## job 5985
// apb_top
module apb_top(
    input        pclk,
    input        presetn,
    input        start,
    input        write,
    input [31:0] addr,
    input [31:0] wdata,
    input [3:0]  strb,
    input [2:0]  prot,
    output [31:0] rdata,
    output        done,
    output        error
);
    wire        psel;
    wire        penable;
    wire        pwrite;
    wire [31:0] paddr;
    wire [31:0] pwdata;
    wire [3:0]  pstrb;
    wire [2:0]  pprot;
    wire [31:0] prdata_int;
    wire        pready_int;
    wire        pslverr_int;
    wire psel0 = psel && (paddr[31:12] == 20'h00000);   
    wire psel1 = psel && (paddr[31:12] == 20'h0001);   
    wire [31:0] prdata0;
    wire        pready0;
    wire        pslverr0;
    wire [31:0] prdata1;
    wire        pready1;
    wire        pslverr1;
    assign prdata_int = psel0 ? prdata0
                      : psel1 ? prdata1
                      : 32'h0000_0000;
    assign pready_int = psel0 ? pready0
  ...
Settings: LEC_CHECK=0, ABC_AREA=1, CAP_MARGIN=0, CELL_PAD_IN_SITES_DETAIL_PLACEMENT=1, CORE_ASPECT_RATIO=1.01, CORE_MARGIN=4, CORE_UTILIZATION=16, CTS_CLUSTER_DIAMETER=173, CTS_CLUSTER_SIZE=12, GPL_ROUTABILITY_DRIVEN=1, HOLD_SLACK_MARGIN=0.29, MAX_ROUTING_LAYER=met4, MIN_ROUTING_LAYER=met1, PLACE_DENSITY_LB_ADDON=0.29, SETUP_SLACK_MARGIN=0.43, SLEW_MARGIN=30, TNS_END_PERCENT=15; clock period 5.04 ns.
run.sh (not shown) runs the stock make flow with config.mk's settings and CLKGATE_MAP_FILE=.
What job 543 does differently from job 5985 at the input level:
==> flow/config.mk <==
export PLATFORM = sky130hd
export DESIGN_NAME = apb_top
export DESIGN_NICKNAME = apb_top
export VERILOG_FILES = /design/flow/design.v
export SDC_FILE = /design/flow/constraint.sdc
export NUM_CORES = 4
export LEC_CHECK = 0
export CAP_MARGIN = 20
export CORE_MARGIN = 2
export CORE_UTILIZATION = 46
export SLEW_MARGIN = 20
==> flow/constraint.sdc <==
create_clock -name core_clock -period 3.0 [get_ports {pclk}]
set_input_delay 0.6000 -clock core_clock [delete_from_list [all_inputs] [get_ports {pclk}]]
set_output_delay 0.6000 -clock core_clock [all_outputs]
set_load 0.01 [all_outputs]
Findings:
Job 5985 -> job 543: count of clock buffers in the final design increased by more than half. [job 543] die outline height fell 140 um relative to job 5985. The number of vias after detailed routing of job 543 was superior to that of job 5985. The end point of the critical path comes out slave0.prdata[25] in one run and slave1.regfile[0][22] in the other, namely in job 543 and job 5985 respectively. Job 543 against job 5985: netlist area before placement went up by about 5%; synthesized net count dropped 779; final cell count decreased by 1648 relative to the old numbers; setup slack at placement fell 1.38 ns; maximum frequency from static timing analysis rose 70 MHz. The library cell contributing the largest single delay on the critical path comes out sky130_fd_sc_hd__nor3_4 in one run and sky130_fd_sc_hd__nor4_1 in the other, namely in job 5985 and job 543 respectively.
diff inputs: job 543 => job 422
--- a/flow/config.mk
+++ b/flow/config.mk
@@ -7,0 +8 @@
+export ABC_AREA = 1
@@ -10 +11,4 @@
-export CORE_UTILIZATION = 46
+export CORE_UTILIZATION = 72
+export CTS_CLUSTER_DIAMETER = 400
+export CTS_CLUSTER_SIZE = 15
+export HOLD_SLACK_MARGIN = 0.29
@@ -11,0 +16 @@
+export TNS_END_PERCENT = 10
==> flow/constraint.sdc <==
create_clock -name core_clock -period 1.67 [get_ports {pclk}]
set_input_delay 0.3340 -clock core_clock [delete_from_list [all_inputs] [get_ports {pclk}]]
set_output_delay 0.3340 -clock core_clock [all_outputs]
set_load 0.01 [all_outputs]
## What came out
No crash in job 422: every stage finished, but the layout fails its final checks due to setup timing.
Cmp job 422 vs job 543: via count of the first global-routing pass higher in job 422
Note that the internal power recorded for job 543 amounts to 0.64 times the value seen in job 422.
Comparing total clock buffers created by CTS for job 422 and job 543, the bigger number came from job 543.
Sort job 422 and job 543 by worst hold slack after final layout asc -> top: job 543
## Diff of input files: job 7971 against job 422
--- a/flow/config.mk
+++ b/flow/config.mk
@@ -8 +7,0 @@
-export ABC_AREA = 1
@@ -11,4 +10 @@
-export CORE_UTILIZATION = 72
-export CTS_CLUSTER_DIAMETER = 400
-export CTS_CLUSTER_SIZE = 15
-export HOLD_SLACK_MARGIN = 0.29
+export CORE_UTILIZATION = 20
@@ -16 +11,0 @@
-export TNS_END_PERCENT = 10
==> flow/constraint.sdc <==
create_clock -name core_clock -period 5.75 [get_ports {pclk}]
set_input_delay 1.1500 -clock core_clock [delete_from_list [all_inputs] [get_ports {pclk}]]
set_output_delay 1.1500 -clock core_clock [all_outputs]
set_load 0.01 [all_outputs]
--- outcome ---
No stage failed in job 7971, and the final checks on the layout all came back clean.
On number of clock buffers in the layout, the higher figure sits with job 7971, not job 422.
Going from job 422 to job 7971, final setup slack of the worst path rose by 3.05 ns; routed wire length now smaller; post-synthesis cell count from yosys now smaller.
On combinational share of power, the higher figure sits with job 422, not job 7971.
| fraction of standard cell area that is sequential | job 7971 vs job 422 | 2.7 points lower |
No activity file was given, so power comes from the tool's default toggle rates.
